==> inputs of run P <==
==> flow/design.v <==
module PE
#(parameter DATA_WIDTH=8)
(
    clk,
    rst_n,
    en_din,
    en_win,
    data_in,
    weights_in,
    data_out,
    ready
);
input clk,rst_n;
input en_din,en_win;
input [DATA_WIDTH-1:0] data_in,weights_in;
output [2*DATA_WIDTH-1:0] data_out;   
output ready;  
wire en;
assign en = en_din & en_win;
reg [4:0] cnt;
always@(posedge clk or negedge rst_n)
begin
    if(!rst_n)
        cnt <= 'd0;
    else if(en)
    begin
        if(cnt == 27)  
            cnt <= 'd0;
        else 
            cnt <= cnt + 1'b1;
    end
    else
        cnt <= 'd0;
end
reg [2*DATA_WIDTH-1:0] sum;
always@(posedge clk or negedge rst_n)
begin
    if(!rst_n)
        sum <= 'd0;
    else if(en)
        begin
            if(cnt == 27)  
                sum <= 'd0; 
            else
                sum <= data_in * weights_in + sum;
        end
end
reg ready;
reg [2*DATA_WIDTH-1:0] data_out;
always@(posedge clk or negedge rst_n)
begin
    if(!rst_n)
    begin
        ready <= 1'b0;
        data_out <= 'd0;
    end
    else if(cnt == 27)
    begin
        ready <= 1'b1;
        data_out <= sum;
    end
    else
        ready <= 1'b0;        
end
endmodule
module input_bus
#(parameter BUS_WIDTH=8)  
(
    clk,
    rst_n,
    data,
    en,              
    data_l0,
    data_l1,
    data_l2,
    en_l0,
    en_l1,
    en_l2
);
input clk,rst_n; 
input en;                            
input [BUS_WIDTH-1:0] data;          
output en_l0,en_l1,en_l2;                            
output [BUS_WIDTH-1:0] data_l0,data_l1,data_l2;      
reg en_l0,en_l1,en_l2;
reg [BUS_WIDTH-1:0] data_l0,data_l1,data_l2;
always@(posedge clk or negedge rst_n)
begin
    if(!rst_n)
    begin
        en_l0 <= 1'b0;
        en_l1 <= 1'b0;
        en_l2 <= 1'b0;
        data_l0 <= 'd0;
        data_l1 <= 'd0;
        data_l2 <= 'd0;
    end
    else
    begin
        en_l0 <= en;
        en_l1 <= en_l0;
        en_l2 <= en_l1;
        data_l0 <= data;
        data_l1 <= data_l0;
        data_l2 <= data_l1;
    end
end
endmodule
module obuffer
#(
parameter DATA_WIDTH=8,  
parameter MEM_DATA_WIDTH=9,    
parameter MEM_ADDR_WIDTH=4    
)  
(
    clk,
    rst_n,
    p0_ready,
    p1_ready,
    p2_ready,
    p0_din,
    p1_din,
    p2_din,
    empty,
    full,
    rd_en,
    data_rdout,
    errout
);
input clk,rst_n;
input p0_ready,p1_ready,p2_ready;
input [2*DATA_WIDTH-1:0] p0_din,p1_din,p2_din;
input rd_en;
output empty,full;
output [2*DATA_WIDTH-1:0] data_rdout;
output errout;  
reg [2*DATA_WIDTH-1:0] mem[MEM_DATA_WIDTH-1:0];
reg [MEM_ADDR_WIDTH:0] wr_ptr, rd_ptr;
wire [MEM_ADDR_WIDTH-1:0] wr_addr,rd_addr;
assign wr_addr[MEM_ADDR_WIDTH-1:0] = wr_ptr[MEM_ADDR_WIDTH-1:0];
assign rd_addr[MEM_ADDR_WIDTH-1:0] = rd_ptr[MEM_ADDR_WIDTH-1:0];
always@(posedge clk or negedge rst_n)
begin
    if(!rst_n)
        wr_ptr <= 'd0;
    else if(!full & (p0_ready | p1_ready | p2_ready))
    begin
        if(wr_ptr[MEM_ADDR_WIDTH-1:0] == MEM_DATA_WIDTH-1)
            wr_ptr <= {~wr_ptr[MEM_ADDR_WIDTH],4'b0000};
        else 
            wr_ptr <= wr_ptr + 1'b1;
    end
end
always@(posedge clk or negedge rst_n)
begin
    if(!rst_n)
        rd_ptr <= 'd0;
    else if(!empty & rd_en)
    begin
        if(rd_ptr[MEM_ADDR_WIDTH-1:0] == MEM_DATA_WIDTH-1)
            rd_ptr <= {~rd_ptr[MEM_ADDR_WIDTH],4'b0000};
        else 
            rd_ptr <= rd_ptr + 1'b1;
    end
end
reg errout;
always@(posedge clk or negedge rst_n)
begin
    if(!rst_n)
        errout <= 1'b0;
    else if(!full & (p0_ready | p1_ready | p2_ready))
    begin
        case({p0_ready,p1_ready,p2_ready})
        3'b000:
            mem[wr_addr] <= mem[wr_addr];
        3'b100:
            mem[wr_addr] <= p0_din;
        3'b010:
            mem[wr_addr] <= p1_din;
        3'b001:
            mem[wr_addr] <= p2_din;
        default:
            errout <= 1'b1;
        endcase
    end
end
reg [2*DATA_WIDTH-1:0] data_rdout;
always@(posedge clk or negedge rst_n)
begin
    if(!rst_n)
        data_rdout <= 'd0;
    else if(!empty & rd_en)
        data_rdout <= mem[rd_addr];
end
assign full = (wr_ptr=={~rd_ptr[MEM_ADDR_WIDTH],rd_ptr[MEM_ADDR_WIDTH-1:0]});
assign empty = (wr_ptr==rd_ptr);
endmodule
module top(
    clk,
    rst_n,
    ifm0,
    ifm1,
    ifm2,
    ifm0_en,
    ifm1_en,
    ifm2_en,
    w0,
    w1,
    w2,
    w0_en,
    w1_en,
    w2_en,
    obf0_rd_en,
    obf1_rd_en,
    obf2_rd_en,
    obf0_empty,
    obf1_empty,
    obf2_empty,
    obf0_full,
    obf1_full,
    obf2_full,
    obf0_err,
    obf1_err,
    obf2_err,
    obf0_out,
    obf1_out,
    obf2_out
);
parameter DATA_WIDTH=8;
input clk,rst_n;
input ifm0_en,ifm1_en,ifm2_en;
input w0_en,w1_en,w2_en;
input [DATA_WIDTH-1:0] ifm0,ifm1,ifm2;
input [DATA_WIDTH-1:0] w0,w1,w2;
input obf0_rd_en,obf1_rd_en,obf2_rd_en;
output obf0_empty,obf1_empty,obf2_empty;
output obf0_full,obf1_full,obf2_full;
output obf0_err,obf1_err,obf2_err;
output [2*DATA_WIDTH-1:0] obf0_out,obf1_out,obf2_out;
wire [DATA_WIDTH-1:0] ifm0_l0,ifm0_l1,ifm0_l2;
wire ifm0_en0,ifm0_en1,ifm0_en2;
input_bus ifm_bus0(
    .clk(clk),
    .rst_n(rst_n),
    .data(ifm0),
    .en(ifm0_en),             
    .data_l0(ifm0_l0),
    .data_l1(ifm0_l1),
    .data_l2(ifm0_l2),
    .en_l0(ifm0_en0),
    .en_l1(ifm0_en1),
    .en_l2(ifm0_en2)
);
wire [DATA_WIDTH-1:0] ifm1_l0,ifm1_l1,ifm1_l2;
wire ifm1_en0,ifm1_en1,ifm1_en2;
input_bus ifm_bus1(
    .clk(clk),
    .rst_n(rst_n),
    .data(ifm1),
    .en(ifm1_en),             
    .data_l0(ifm1_l0),
    .data_l1(ifm1_l1),
    .data_l2(ifm1_l2),
    .en_l0(ifm1_en0),
    .en_l1(ifm1_en1),
    .en_l2(ifm1_en2)
);
wire [DATA_WIDTH-1:0] ifm2_l0,ifm2_l1,ifm2_l2;
wire ifm2_en0,ifm2_en1,ifm2_en2;
input_bus ifm_bus2(
    .clk(clk),
    .rst_n(rst_n),
    .data(ifm2),
    .en(ifm2_en),             
    .data_l0(ifm2_l0),
    .data_l1(ifm2_l1),
    .data_l2(ifm2_l2),
    .en_l0(ifm2_en0),
    .en_l1(ifm2_en1),
    .en_l2(ifm2_en2)
);
wire [DATA_WIDTH-1:0] w0_l0,w0_l1,w0_l2;
wire w0_en0,w0_en1,w0_en2;
input_bus w_bus0(
    .clk(clk),
    .rst_n(rst_n),
    .data(w0),
    .en(w0_en),             
    .data_l0(w0_l0),
    .data_l1(w0_l1),
    .data_l2(w0_l2),
    .en_l0(w0_en0),
    .en_l1(w0_en1),
    .en_l2(w0_en2)
);
wire [DATA_WIDTH-1:0] w1_l0,w1_l1,w1_l2;
wire w1_en0,w1_en1,w1_en2;
input_bus w_bus1(
    .clk(clk),
    .rst_n(rst_n),
    .data(w1),
    .en(w1_en),             
    .data_l0(w1_l0),
    .data_l1(w1_l1),
    .data_l2(w1_l2),
    .en_l0(w1_en0),
    .en_l1(w1_en1),
    .en_l2(w1_en2)
);
wire [DATA_WIDTH-1:0] w2_l0,w2_l1,w2_l2;
wire w2_en0,w2_en1,w2_en2;
input_bus w_bus2(
    .clk(clk),
    .rst_n(rst_n),
    .data(w2),
    .en(w2_en),             
    .data_l0(w2_l0),
    .data_l1(w2_l1),
    .data_l2(w2_l2),
    .en_l0(w2_en0),
    .en_l1(w2_en1),
    .en_l2(w2_en2)
);
wire [2*DATA_WIDTH-1:0] pe00_out,pe01_out,pe02_out,pe10_out,pe11_out,pe12_out,pe20_out,pe21_out,pe22_out;
wire pe00_rdy,pe01_rdy,pe02_rdy,pe10_rdy,pe11_rdy,pe12_rdy,pe20_rdy,pe21_rdy,pe22_rdy;
PE pe00(
    .clk(clk),
    .rst_n(rst_n),
    .en_din(ifm0_en0),
    .en_win(w0_en0),
    .data_in(ifm0_l0),
    .weights_in(w0_l0),
    .data_out(pe00_out),
    .ready(pe00_rdy)
);
PE pe01(
    .clk(clk),
    .rst_n(rst_n),
    .en_din(ifm0_en1),
    .en_win(w1_en0),
    .data_in(ifm0_l1),
    .weights_in(w1_l0),
    .data_out(pe01_out),
    .ready(pe01_rdy)
);
PE pe02(
    .clk(clk),
    .rst_n(rst_n),
    .en_din(ifm0_en2),
    .en_win(w2_en0),
    .data_in(ifm0_l2),
    .weights_in(w2_l0),
    .data_out(pe02_out),
    .ready(pe02_rdy)
);
PE pe10(
    .clk(clk),
    .rst_n(rst_n),
    .en_din(ifm1_en0),
    .en_win(w0_en1),
    .data_in(ifm1_l0),
    .weights_in(w0_l1),
    .data_out(pe10_out),
    .ready(pe10_rdy)
);
PE pe11(
    .clk(clk),
    .rst_n(rst_n),
    .en_din(ifm1_en1),
    .en_win(w1_en1),
    .data_in(ifm1_l1),
    .weights_in(w1_l1),
    .data_out(pe11_out),
    .ready(pe11_rdy)
);
PE pe12(
    .clk(clk),
    .rst_n(rst_n),
    .en_din(ifm1_en2),
    .en_win(w2_en1),
    .data_in(ifm1_l2),
    .weights_in(w2_l1),
    .data_out(pe12_out),
    .ready(pe12_rdy)
);
PE pe20(
    .clk(clk),
    .rst_n(rst_n),
    .en_din(ifm2_en0),
    .en_win(w0_en2),
    .data_in(ifm2_l0),
    .weights_in(w0_l2),
    .data_out(pe20_out),
    .ready(pe20_rdy)
);
PE pe21(
    .clk(clk),
    .rst_n(rst_n),
    .en_din(ifm2_en1),
    .en_win(w1_en2),
    .data_in(ifm2_l1),
    .weights_in(w1_l2),
    .data_out(pe21_out),
    .ready(pe21_rdy)
);
PE pe22(
    .clk(clk),
    .rst_n(rst_n),
    .en_din(ifm2_en2),
    .en_win(w2_en2),
    .data_in(ifm2_l2),
    .weights_in(w2_l2),
    .data_out(pe22_out),
    .ready(pe22_rdy)
);
obuffer obf0(
    .clk(clk),
    .rst_n(rst_n),
    .p0_ready(pe00_rdy),
    .p1_ready(pe10_rdy),
    .p2_ready(pe20_rdy),
    .p0_din(pe00_out),
    .p1_din(pe10_out),
    .p2_din(pe20_out),
    .empty(obf0_empty),
    .full(obf0_full),
    .rd_en(obf0_rd_en),
    .data_rdout(obf0_out),
    .errout(obf0_err)
);
obuffer obf1(
    .clk(clk),
    .rst_n(rst_n),
    .p0_ready(pe01_rdy),
    .p1_ready(pe11_rdy),
    .p2_ready(pe21_rdy),
    .p0_din(pe01_out),
    .p1_din(pe11_out),
    .p2_din(pe21_out),
    .empty(obf1_empty),
    .full(obf1_full),
    .rd_en(obf1_rd_en),
    .data_rdout(obf1_out),
    .errout(obf1_err)
);
obuffer obf2(
    .clk(clk),
    .rst_n(rst_n),
    .p0_ready(pe02_rdy),
    .p1_ready(pe12_rdy),
    .p2_ready(pe22_rdy),
    .p0_din(pe02_out),
    .p1_din(pe12_out),
    .p2_din(pe22_out),
    .empty(obf2_empty),
    .full(obf2_full),
    .rd_en(obf2_rd_en),
    .data_rdout(obf2_out),
    .errout(obf2_err)
);
endmodule
==> flow/run.sh <==
#!/bin/bash
# the make line also repeats each setting of config.mk as NAME=value (left out here)
make -C /OpenROAD-flow-scripts/flow DESIGN_CONFIG=/design/flow/config.mk WORK_HOME=/design/flow/orfs CLKGATE_MAP_FILE= finish
==> flow/config.mk <==
export PLATFORM = sky130hd
export DESIGN_NAME = top
export DESIGN_NICKNAME = top
export VERILOG_FILES = /design/flow/design.v
export SDC_FILE = /design/flow/constraint.sdc
export NUM_CORES = 4
export LEC_CHECK = 0
export ABC_AREA = 0
export CAP_MARGIN = 20
export CELL_PAD_IN_SITES_DETAIL_PLACEMENT = 0
export CORE_MARGIN = 2
export CORE_UTILIZATION = 60
export CTS_CLUSTER_SIZE = 69
export HOLD_SLACK_MARGIN = 0.07
export SETUP_SLACK_MARGIN = 0.26
export SLEW_MARGIN = 20
export TNS_END_PERCENT = 20
==> flow/constraint.sdc <==
create_clock -name core_clock -period 3.57 [get_ports {clk}]
set_input_delay 0.7140 -clock core_clock [delete_from_list [all_inputs] [get_ports {clk}]]
set_output_delay 0.7140 -clock core_clock [all_outputs]
set_load 0.01 [all_outputs]
==> run G: changes against run P <==
==> flow/config.mk (replaced) <==
export PLATFORM = sky130hd
export DESIGN_NAME = top
export DESIGN_NICKNAME = top
export VERILOG_FILES = /design/flow/design.v
export SDC_FILE = /design/flow/constraint.sdc
export NUM_CORES = 4
export LEC_CHECK = 0
export ABC_AREA = 1
export CAP_MARGIN = 20
export CORE_MARGIN = 2
export CORE_UTILIZATION = 72
export CTS_CLUSTER_SIZE = 58
export PLACE_DENSITY_LB_ADDON = 0.01
export SETUP_SLACK_MARGIN = -0.24
export SLEW_MARGIN = 20
export TNS_END_PERCENT = 85
==> flow/constraint.sdc (replaced) <==
create_clock -name core_clock -period 2.69 [get_ports {clk}]
set_input_delay 0.5380 -clock core_clock [delete_from_list [all_inputs] [get_ports {clk}]]
set_output_delay 0.5380 -clock core_clock [all_outputs]
set_load 0.01 [all_outputs]
==> run F: changes against run P <==
==> flow/config.mk (replaced) <==
export PLATFORM = sky130hd
export DESIGN_NAME = top
export DESIGN_NICKNAME = top
export VERILOG_FILES = /design/flow/design.v
export SDC_FILE = /design/flow/constraint.sdc
export NUM_CORES = 4
export LEC_CHECK = 0
export CAP_MARGIN = 20
export CORE_MARGIN = 2
export CORE_UTILIZATION = 30
export PLACE_DENSITY = 0.6
export SLEW_MARGIN = 20
==> flow/constraint.sdc (replaced) <==
create_clock -name core_clock -period 5.75 [get_ports {clk}]
set_input_delay 1.1500 -clock core_clock [delete_from_list [all_inputs] [get_ports {clk}]]
set_output_delay 1.1500 -clock core_clock [all_outputs]
set_load 0.01 [all_outputs]
==> results <==
quantity	run F	run P	run G
Initial cell density of the core	30.2%	60.3%	72.6%
Yosys stat area	63300 um^2	63300 um^2	67700 um^2
Post-Route Utilization	34.2%	73.1%	89.7%
Router iterations before antenna repair	10	12	12
Leading cell type by number of instances after synthesis	inv_1	inv_1	nand2_1
Vias/cell	5.07	5.91	6.12
Number of ordinary inverters in the final layout	923	923	1749
Sequential power	0.00867 W	0.0139 W	0.0190 W
# clk buffers	158	153	147
Area added between synthesis and finish	13.3%	21.2%	23.6%
Final RePlAce weighted congestion	0.858	0.896	0.947
Buffer count excluding the clock tree in the final layout	212	854	871
Routed vias	45.8k	48.8k	62.2k
Endpoint with the worst hold slack	-	ifm_bus0.data_l0[5]	w_bus0.data_l0[5]
Result of the run	no timing/DRC/antenna violations	failed layout checks	failed layout checks
Layout check failures	-	setup timing	setup timing
Final standard cell count with taps included and fillers excluded	9049	8258	10.2k
Cell total in the yosys stat output	6070	6070	8129
Total number of warnings across the stage logs	51	56	58
Reg2Reg Launch Point	ifm_bus0.data_l0[6]	ifm_bus1.data_l1[5]	w_bus2.data_l1[4]
Final-layout clock-cell area share	5.46%	5.08%	4.26%
Power figures rest on the tool's default switching activity, not on a simulated workload.
